## cordic
module cordic(
        clk_in,
        reset_n,
        ena,
        phase_in,
        phase_out,
        cos_o,
        sin_o
        );
Settings: LEC_CHECK=0, ABC_AREA=1, CAP_MARGIN=20, CELL_PAD_IN_SITES_DETAIL_PLACEMENT=0, CORE_MARGIN=2, CORE_UTILIZATION=71, GPL_TIMING_DRIVEN=1, MIN_ROUTING_LAYER=met1, SETUP_SLACK_MARGIN=-0.26, SLEW_MARGIN=20; clock period 2.61 ns.
run.sh (not shown) runs the stock make flow with config.mk's settings and CLKGATE_MAP_FILE=.
The first run aborted during 5_1_grt.
Change:
CELL_PAD_IN_SITES_DETAIL_PLACEMENT = default   (was 0)
CORE_UTILIZATION = 58   (was 71)
GPL_TIMING_DRIVEN = default   (was 1)
MIN_ROUTING_LAYER = default   (was met1)
SETUP_SLACK_MARGIN = default   (was -0.26)
clock period = 3.84 ns   (was 2.61 ns; I/O delays follow)
The changed run went through all stages and came out clean. Area after synthesis does not change. Die size goes up by about a fifth. Synthesized cell count does not change.
Change:
ABC_AREA = default   (was 1)
CORE_UTILIZATION = 57   (was 58)
CTS_CLUSTER_SIZE = 64   (was default)
SETUP_SLACK_MARGIN = -0.33   (was default)
TNS_END_PERCENT = 5   (was default)
clock period = 3.48 ns   (was 3.84 ns; I/O delays follow)
This time the run finished but failed the layout checks on negative setup slack. Final area rose by 2.7%. Die size fell by about 6%. Cell count drops by about 15%. Non-clock buffer count climbs by 512.
Change:
ABC_AREA = 1   (was default)
CORE_ASPECT_RATIO = 0.83   (was default)
CORE_UTILIZATION = 40   (was 57)
CTS_CLUSTER_SIZE = default   (was 64)
MAX_ROUTING_LAYER = met4   (was default)
SETUP_SLACK_MARGIN = default   (was -0.33)
TNS_END_PERCENT = default   (was 5)
clock period = 5.0 ns   (was 3.48 ns; I/O delays follow)
Effect: The new run finished clean; routed wire length increases by 19%; worst setup slack improved by 1.4 ns; worst hold slack got worse by 0.038 ns; count of clock-buffer cells in the layout decreases by 3.

* * *

Starting RTL as in the previous note.
Settings: LEC_CHECK=0, ABC_AREA=1, CAP_MARGIN=20, CORE_MARGIN=2, CORE_UTILIZATION=40, SLEW_MARGIN=20; clock period 3.84 ns.
==> next run, changes <==
- ABC_AREA: 1 -> default
- CORE_UTILIZATION: 40 -> 66
- clock period: 3.84 -> 3.48 ns (I/O delays scaled with it)
=> The changed run completed and failed the layout checks on negative setup slack; clock-buffer cell count is lower by 5; global-route usage is higher by 11 points; worst setup slack got worse by 0.60 ns; sequential share of layout area is lower by 1.3 points; core utilization is higher by 40 points; first-iteration DRC count is higher by 19%; via count is lower by 6.4%; synthesized cell count is lower by 26%.
==> next run, changes <==
- ABC_AREA: default -> 1
- CORE_UTILIZATION: 66 -> 57
- clock period: 3.48 -> 3.93 ns (I/O delays scaled with it)
After rerunning: The changed run finished with timing, DRC and antenna clean. Register-to-register slack gains 0.61 ns. Cell count rose by about a fifth. Via count rose by a little under a tenth. Clock-buffer cell count stays the same. Synthesized area rose by a little under a tenth. Utilization fell by 22 points.
==> next run, changes <==
- ABC_AREA: 1 -> default
- CORE_ASPECT_RATIO: default -> 0.96
- CORE_UTILIZATION: 57 -> 31
- clock period: 3.93 -> 5.0 ns (I/O delays scaled with it)
What happened: The changed run went through all stages and came out clean; area after synthesis falls by 7.8%; cell area falls by 5.8%; worst setup slack gains 0.15 ns; synthesized cell count fell by 26%; cell count is lower by 13%; routed wire length is lower by 18%; worst hold slack is better by 0.052 ns; first-iteration DRC count is lower by 46%.

* * *

amber:
cordic again, from the RTL that the note above started with.
Design cordic, start of the top module:
module cordic(
        clk_in,
        reset_n,
        ena,
        phase_in,
        phase_out,
        cos_o,
        sin_o
        );
  parameter dat_width = 16, pha_width =16, pipeline = 10;
  input clk_in, reset_n, ena;
  input [pha_width-1 : 0] phase_in;
  output [pha_width-1 : 0] phase_out;
  output [dat_width-1 : 0] cos_o, sin_o;
  reg [dat_width-1 : 0] x[pipeline :0];
  reg [dat_width-1 : 0] y[pipeline :0];
  reg [pha_width-1 : 0] z[pipeline :0];
  reg [pha_width-1 : 0] phase_tmp[pipeline :0];
  wire [dat_width-1:0] amp;
  wire [pha_width-1:0] atan [32:0];
  assign amp = 32'd1304065887 >>(32-dat_width);       
  assign atan[0] = 32'd536870912 >>(32-pha_width);    
	assign atan[1] = 32'd316933407 >>(32-pha_width);    
	assign atan[2]	= 32'd167458907 >>(32-pha_width);    
	assign atan[3]= 32'd85004756 >>(32-pha_width);      
	assign atan[4]= 32'd42667331 >>(32-pha_width);      
	assign atan[5]= 32'd21354465 >>(32-pha_width);      
	assign atan[6]= 32'd10679838 >>(32-pha_width);      
	assign atan[7]= 32'd5340245 >>(32-pha_width);       
	assign atan[8]= 32'd2670163 >>(32-pha_width);       
	assign atan[9]= 32'd1335087 >>(32-pha_width);       
	assign atan[10]= 32'd667544 >>(32-pha_width);       
	assign atan[11]= 32'd333772 >>(32-pha_width);       
	assign atan[12]= 32'd166886 >>(32-pha_width);       
	assign atan[13]= 32'd83443 >>(32-pha_width);       
	assign atan[14]= 32'd41722 >>(32-pha_width);       
	assign atan[15]= 32'd20861 >>(32-pha_width);       
	assign atan[16]= 32'd10430 >>(32-pha_width);       
	assign atan[17]= 32'd5215 >>(32-pha_width);       
  ...
Settings: LEC_CHECK=0, ABC_AREA=0, CAP_MARGIN=25, CELL_PAD_IN_SITES_DETAIL_PLACEMENT=0, CORE_ASPECT_RATIO=1.59, CORE_MARGIN=7, CORE_UTILIZATION=40, GPL_TIMING_DRIVEN=1, MAX_ROUTING_LAYER=met4, MIN_ROUTING_LAYER=met2, SLEW_MARGIN=20; clock period 5.0 ns.
amber completed; timing, DRC and antenna clean
The following lists how pepper was set up differently from amber:
# amber
export LEC_CHECK = 0
export ABC_AREA = 0
export CAP_MARGIN = 25
export CELL_PAD_IN_SITES_DETAIL_PLACEMENT = 0
export CORE_ASPECT_RATIO = 1.59
export CORE_MARGIN = 7
export CORE_UTILIZATION = 40
export GPL_TIMING_DRIVEN = 1
export MAX_ROUTING_LAYER = met4
export MIN_ROUTING_LAYER = met2
export SLEW_MARGIN = 20
create_clock -name core_clock -period 5.0 [get_ports {clk_in}]
# pepper
export LEC_CHECK = 0
export ABC_AREA = 0
export CAP_MARGIN = 20
export CELL_PAD_IN_SITES_DETAIL_PLACEMENT = 0
export CORE_MARGIN = 2
export CORE_UTILIZATION = 72
export GPL_TIMING_DRIVEN = 1
export MIN_ROUTING_LAYER = met1
export PLACE_DENSITY = 0.66
export SETUP_SLACK_MARGIN = 0.49
export SLEW_MARGIN = 20
create_clock -name core_clock -period 3.28 [get_ports {clk_in}]
Notes after the runs:
pepper never completed, since it errored out during 4_1_cts.
pepper against amber: standard cell core area went down about 45%, proportion of synthesized chip area in sequential cells held.
[compare] base=amber new=pepper: async set-reset flop share out of synthesis shows no meaningful change, pre-CTS worst setup slack shows a reduction of 830 ps.
On yosys synthesis chip area, amber tracks pepper almost exactly.
pepper vs amber: number of instances in the placed design down slightly
Per the comparison of pepper with amber, sum of net half-perimeters after detailed placement fell about 16%; die span in y fell 42%.
Input changes introduced in yarrow (baseline for comparison: pepper):
# pepper
export LEC_CHECK = 0
export ABC_AREA = 0
export CAP_MARGIN = 20
export CELL_PAD_IN_SITES_DETAIL_PLACEMENT = 0
export CORE_MARGIN = 2
export CORE_UTILIZATION = 72
export GPL_TIMING_DRIVEN = 1
export MIN_ROUTING_LAYER = met1
export PLACE_DENSITY = 0.66
export SETUP_SLACK_MARGIN = 0.49
export SLEW_MARGIN = 20
create_clock -name core_clock -period 3.28 [get_ports {clk_in}]
# yarrow
export LEC_CHECK = 0
export ABC_AREA = 0
export CAP_MARGIN = 20
export CELL_PAD_IN_SITES_DETAIL_PLACEMENT = 0
export CORE_MARGIN = 2
export CORE_UTILIZATION = 46
export GPL_TIMING_DRIVEN = 0
export HOLD_SLACK_MARGIN = 0.03
export MIN_ROUTING_LAYER = met1
export PLACE_DENSITY_LB_ADDON = 0.21
export SETUP_SLACK_MARGIN = 0.75
export SLEW_MARGIN = 10
create_clock -name core_clock -period 3.28 [get_ports {clk_in}]
## What came out
- Area fraction in and, or, nand and nor cells came out exactly the same in pepper and yarrow.
- yarrow finished every stage; the final checks, however, were not passed, the failures being setup timing.
- For number of enable-type register cells in the synthesized netlist, pepper and yarrow come out practically identical.
- Die width sits higher in yarrow than in pepper.
- Delta (yarrow minus pepper): per-instance average area after synthesis roughly the same, area of placed instances went down, total die size shows an increase of about 55%, cell total in the yosys stat output flat.
Modified inputs, lagoon compared to yarrow
# yarrow
export LEC_CHECK = 0
export ABC_AREA = 0
export CAP_MARGIN = 20
export CELL_PAD_IN_SITES_DETAIL_PLACEMENT = 0
export CORE_MARGIN = 2
export CORE_UTILIZATION = 46
export GPL_TIMING_DRIVEN = 0
export HOLD_SLACK_MARGIN = 0.03
export MIN_ROUTING_LAYER = met1
export PLACE_DENSITY_LB_ADDON = 0.21
export SETUP_SLACK_MARGIN = 0.75
export SLEW_MARGIN = 10
create_clock -name core_clock -period 3.28 [get_ports {clk_in}]
# lagoon
export LEC_CHECK = 0
export ABC_AREA = 1
export CAP_MARGIN = 20
export CORE_MARGIN = 2
export CORE_UTILIZATION = 66
export SLEW_MARGIN = 20
create_clock -name core_clock -period 3.19 [get_ports {clk_in}]
Findings:
A largest non-sequential cell family by area of simple AND/OR/NAND/NOR gates is what lagoon shows, while AND-OR/OR-AND gates belongs to yarrow. flip-flop to flip-flop as the worst min-delay path class was reported by yarrow, and input port to flip-flop by lagoon. Against yarrow, fill cell instance count of the final layout in lagoon fell by more than a quarter. Average vias per placed instance | lagoon above yarrow. Taking lagoon as 1.0, yarrow lands at 0.883 on cell count. On global-route wire length before repair: lagoon sits below yarrow. lagoon reached the end of the flow, and the finished layout is clean on the timing, DRC and antenna checks. Max required arrival time at the worst endpoint across yarrow and lagoon: yarrow. The clock transition time at the flip-flop clock pins of the worst setup and hold paths on yarrow is in line with that on lagoon.

* * *

== main ==
cordic again, from the RTL that the note above started with.
export LEC_CHECK = 0
export ABC_AREA = 1
export CAP_MARGIN = 20
export CELL_PAD_IN_SITES_DETAIL_PLACEMENT = 0
export CORE_MARGIN = 2
export CORE_UTILIZATION = 70
export CTS_CLUSTER_DIAMETER = 363
export CTS_CLUSTER_SIZE = 72
export GPL_TIMING_DRIVEN = 1
export MIN_ROUTING_LAYER = met1
export PLACE_DENSITY_LB_ADDON = 0.16
export SETUP_SLACK_MARGIN = 0.75
export SLEW_MARGIN = 20
create_clock -name core_clock -period 2.53 [get_ports {clk_in}]
main never completed, since it errored out during global routing (5_1_grt).
diff inputs: main => the feature branch
Settings: a deleted PLACE_DENSITY_LB_ADDON that had been 0.16; a change of CORE_UTILIZATION from 70 to 66; a change of SETUP_SLACK_MARGIN from 0.75 to -0.25; an added HOLD_SLACK_MARGIN of 0.29; a deleted CTS_CLUSTER_SIZE that had been 72; a deleted CTS_CLUSTER_DIAMETER that had been 363; a change of the clock period (ns, I/O delays scaled along) from 2.53 to 2.52.
### Flow results
[the feature branch] flow finished | final checks: failed | reasons: max-capacitance violations, max-slew violations, negative setup slack
Routability congestion estimate from global placement in the feature branch is about 3.3% below main.
Core footprint, main and the feature branch: smaller value in main
Summary of the feature branch over main: total die area rose by 3500 sq um, area fraction in and, or, nand and nor cells after synthesis stayed essentially flat.
Against main, buffer count from post-CTS setup fixing in the feature branch fell by more than half.
Fraction of the mapped netlist area in adder cells: main vs the feature branch, no meaningful difference
Overall die height, main and the feature branch, higher one = the feature branch.
On detailed-placement wirelength estimate, the feature branch does better than main.
Looking at count of standard-cell rows, the feature branch sits 2.3% above main.
Going from main to the feature branch, worst slack at placement shrinks by 0.12 ns.

* * *

The RTL this note starts from:
==> flow/design.v <==
module cordic(
        clk_in,
        reset_n,
        ena,
        phase_in,
        phase_out,
        cos_o,
        sin_o
        );
  parameter dat_width = 16, pha_width =16, pipeline = 10;
  input clk_in, reset_n, ena;
  input [pha_width-1 : 0] phase_in;
  output [pha_width-1 : 0] phase_out;
  output [dat_width-1 : 0] cos_o, sin_o;
  reg [dat_width-1 : 0] x[pipeline :0];
  reg [dat_width-1 : 0] y[pipeline :0];
  reg [pha_width-1 : 0] z[pipeline :0];
  reg [pha_width-1 : 0] phase_tmp[pipeline :0];
  wire [dat_width-1:0] amp;
  wire [pha_width-1:0] atan [32:0];
  assign amp = 32'd1304065887 >>(32-dat_width);       
  assign atan[0] = 32'd536870912 >>(32-pha_width);    
	assign atan[1] = 32'd316933407 >>(32-pha_width);    
	assign atan[2]	= 32'd167458907 >>(32-pha_width);    
	assign atan[3]= 32'd85004756 >>(32-pha_width);      
	assign atan[4]= 32'd42667331 >>(32-pha_width);      
	assign atan[5]= 32'd21354465 >>(32-pha_width);      
	assign atan[6]= 32'd10679838 >>(32-pha_width);      
	assign atan[7]= 32'd5340245 >>(32-pha_width);       
	assign atan[8]= 32'd2670163 >>(32-pha_width);       
	assign atan[9]= 32'd1335087 >>(32-pha_width);       
	assign atan[10]= 32'd667544 >>(32-pha_width);       
	assign atan[11]= 32'd333772 >>(32-pha_width);       
	assign atan[12]= 32'd166886 >>(32-pha_width);       
	assign atan[13]= 32'd83443 >>(32-pha_width);       
	assign atan[14]= 32'd41722 >>(32-pha_width);       
	assign atan[15]= 32'd20861 >>(32-pha_width);       
	assign atan[16]= 32'd10430 >>(32-pha_width);       
	assign atan[17]= 32'd5215 >>(32-pha_width);       
	assign atan[18]= 32'd2608 >>(32-pha_width);       
	assign atan[19]= 32'd1304 >>(32-pha_width);       
	assign atan[20]= 32'd652 >>(32-pha_width);       
	assign atan[21]= 32'd326 >>(32-pha_width);      
	assign atan[22]= 32'd163 >>(32-pha_width);
	assign atan[23]= 32'd81 >>(32-pha_width);
	assign atan[24]= 32'd41 >>(32-pha_width);
	assign atan[25]= 32'd20 >>(32-pha_width);
	assign atan[26]= 32'd10 >>(32-pha_width);
	assign atan[27]= 32'd5 >>(32-pha_width);
	assign atan[28]= 32'd3 >>(32-pha_width);
	assign atan[29]= 32'd1 >>(32-pha_width);
	assign atan[30]= 32'd1 >>(32-pha_width);
	assign atan[31]= 32'd0 >>(32-pha_width);
	assign atan[32]= 32'd0 >>(32-pha_width);
always @(posedge clk_in )
begin
  if( !reset_n )   
  begin
     x[0] <= 0;
      y[0] <= 0;
      z[0] <= 0;
      phase_tmp[0] <=  0;
  end
  else
  begin
      x[0] <= amp;
      y[0] <= 0;
      z[0] <= { 2'b0, phase_in[pha_width-3 : 0]};
      phase_tmp[0] <=  phase_in;                  
  end    
end
genvar i;
  wire [dat_width-1 : 0] x_tmp[pipeline-1 :0];
  wire [dat_width-1 : 0] y_tmp[pipeline-1 :0];
  wire [pha_width-1 : 0] z_tmp[pipeline-1 :0];
generate for(i=1;i<=pipeline;i=i+1) begin:cordic_core  
  cordic_step #(dat_width,pha_width,i) cordic_step_inst(x[i-1],y[i-1],z[i-1],atan[i-1],x_tmp[i-1],y_tmp[i-1],z_tmp[i-1]);
  always @(posedge clk_in)
  begin
   if(!reset_n)
   begin
      x[i] <= 0;
      y[i] <= 0;
      z[i] <= 0;
      phase_tmp[i]<=0;
   end
   else 
   begin             
      x[i] <= x_tmp[i-1];     
      y[i] <= y_tmp[i-1];     
      z[i] <= z_tmp[i-1]; 
      phase_tmp[i] <= phase_tmp[i-1];      
   end        
  end
end
endgenerate
reg [dat_width-1 : 0] cos_o, sin_o;
reg [pha_width-1 : 0] phase_out;
wire [pha_width-1:0] quad_tmp;
wire [1:0] quad;
assign quad_tmp = phase_tmp[pipeline];
assign quad = quad_tmp[pha_width-1: pha_width-2];
wire [dat_width-1 : 0] x_o_wire, y_o_wire;
wire [dat_width-1 : 0] x_o_wire_tmp, y_o_wire_tmp;
assign x_o_wire_tmp = x[pipeline];
assign y_o_wire_tmp = y[pipeline];
assign x_o_wire = x_o_wire_tmp[dat_width-1] ? {(dat_width){1'b0}} : x[pipeline];
assign y_o_wire = y_o_wire_tmp[dat_width-1] ? {(dat_width){1'b0}} : y[pipeline];
always @(posedge clk_in)
begin
  if( !reset_n)
  begin
    cos_o <= 0;
    sin_o <= 0;
    phase_out <= 0;    
  end
  else    
  begin
    case( quad[1:0] )
      2'b00:begin
            cos_o <= x_o_wire; 
            sin_o <= y_o_wire; 
            end
      2'b01:begin
            cos_o <= ~y_o_wire + 1'b1;
            sin_o <= x_o_wire;
            end
      2'b10:begin
            cos_o <= ~x_o_wire + 1'b1;
            sin_o <= ~y_o_wire + 1'b1;
            end
      2'b11:begin
            cos_o <= y_o_wire;
            sin_o <= ~x_o_wire + 1'b1;
            end
      default:begin
            cos_o <= x_o_wire;
            sin_o <= y_o_wire;
            end
    endcase
    phase_out <= phase_tmp[pipeline];
  end
end
endmodule
module cordic_step(
  dat_a,
  dat_b,
  dat_c,
  dat_pha,
  out_a,
  out_b,
  out_c
  );
  parameter dat_width = 16, pha_width = 16, pipe_index = 3;
  input [dat_width-1:0] dat_a, dat_b;
  input [pha_width-1:0] dat_c;
  input [pha_width-1:0] dat_pha;
  output[dat_width-1:0] out_a, out_b;
  output [pha_width-1:0] out_c;
  wire [dat_width:0] out_a_tmp1, out_a_tmp2, out_a_tmp3, out_b_tmp1, out_b_tmp2, out_b_tmp3;
  wire [pha_width-1:0] out_c_tmp1,out_c_tmp2 ;
  wire [1:0] ov_a,ov_b;
generate
  if(pipe_index == 6'b1 )
  begin
    assign out_a_tmp1 = { dat_a[dat_width-1], dat_a} + { dat_b[dat_width-1], dat_b};
    assign out_b_tmp1 = { dat_b[dat_width-1], dat_b} - { dat_a[dat_width-1], dat_a};
    assign out_c_tmp1 = dat_c + dat_pha;
    assign out_a_tmp2 = { dat_a[dat_width-1], dat_a} - { dat_b[dat_width-1], dat_b};
    assign out_b_tmp2 = { dat_b[dat_width-1], dat_b} + { dat_a[dat_width-1], dat_a};
    assign out_c_tmp2 = dat_c - dat_pha;
  end
  else
  begin
     assign out_a_tmp1 = { dat_a[dat_width-1], dat_a} + { { (pipe_index){dat_b[dat_width-1]} }, dat_b[dat_width-1: (pipe_index-1)] } ;
     assign out_b_tmp1 = { dat_b[dat_width-1], dat_b} - { { (pipe_index){dat_a[dat_width-1]} }, dat_a[dat_width-1: (pipe_index-1)] } ;
     assign out_c_tmp1 = dat_c + dat_pha;
     assign out_a_tmp2 = { dat_a[dat_width-1], dat_a} - { { (pipe_index){dat_b[dat_width-1]} }, dat_b[dat_width-1: (pipe_index-1)] } ;
     assign out_b_tmp2 = { dat_b[dat_width-1], dat_b} + { { (pipe_index){dat_a[dat_width-1]} }, dat_a[dat_width-1: (pipe_index-1)] } ;
     assign out_c_tmp2 = dat_c - dat_pha;
  end
  assign out_a_tmp3 = dat_c[pha_width-1] ? out_a_tmp1 :out_a_tmp2;
  assign out_b_tmp3 = dat_c[pha_width-1] ? out_b_tmp1 :out_b_tmp2;
endgenerate
  assign ov_a = out_a_tmp3[dat_width:dat_width-1];
  assign ov_b = out_b_tmp3[dat_width:dat_width-1];
  assign out_a = ~^ ov_a ? (out_a_tmp3[dat_width-1:0]):(ov_a[1] ? {1'b1, {(dat_width-1){1'b0}} } : {1'b0, {(dat_width-1){1'b1}} } );
  assign out_b = ~^ ov_b ? (out_b_tmp3[dat_width-1:0]):(ov_b[1] ? {1'b1, {(dat_width-1){1'b0}} } : {1'b0, {(dat_width-1){1'b1}} } );
  assign out_c = dat_c[pha_width-1] ? out_c_tmp1 :out_c_tmp2;
endmodule
export LEC_CHECK = 0
export ABC_AREA = 0
export CAP_MARGIN = 20
export CORE_ASPECT_RATIO = 0.96
export CORE_MARGIN = 9
export CORE_UTILIZATION = 31
export CTS_CLUSTER_SIZE = 21
export MIN_ROUTING_LAYER = met2
export SLEW_MARGIN = 40
create_clock -name core_clock -period 2.17 [get_ports {clk_in}]
The baseline reached the layout checks and failed them: setup timing.
==> next run, changes <==
Settings changed: ABC_AREA 0 to 1, CORE_ASPECT_RATIO 0.96 to unset, CORE_MARGIN 9 to 2, CORE_UTILIZATION 31 to 66, CTS_CLUSTER_DIAMETER set to 271, CTS_CLUSTER_SIZE 21 to unset, MAX_ROUTING_LAYER set to met4, MIN_ROUTING_LAYER met2 to unset, SLEW_MARGIN 40 to 20.
Clock period 2.17 ns to 2.61 ns, I/O delays scaled along.
Outcome:
- Now the flow aborted during global routing (5_1_grt)
- synthesized cell count is higher by 35%
- synthesized area came out higher by 8.5%
- die size fell by 52%
==> next run, changes <==
Settings changed: ABC_AREA 1 to unset, CORE_UTILIZATION 66 to 57, CTS_CLUSTER_DIAMETER 271 to unset, CTS_CLUSTER_SIZE set to 64, MAX_ROUTING_LAYER met4 to unset.
Clock period 2.61 ns to 3.48 ns, I/O delays scaled along.
Outcome: The new run reached the layout checks and failed them: setup timing; die area is higher by 6.7%; area after synthesis is lower by 7.8%; synthesized cell count drops by about 26%.
==> next run, changes <==
Settings changed: ABC_AREA set to 1, CORE_UTILIZATION 57 to 40, CTS_CLUSTER_SIZE 64 to unset, SETUP_SLACK_MARGIN set to -0.1.
Clock period 3.48 ns to 3.84 ns, I/O delays scaled along.
=> This time the run finished clean; cell area shrinks by 6.2%; non-clock buffer count shrinks by 530; worst setup slack gains 0.41 ns; count of clock-buffer cells in the layout grows by 9; via count grows by about 12%; sequential share of layout area grows by 1.5 points.
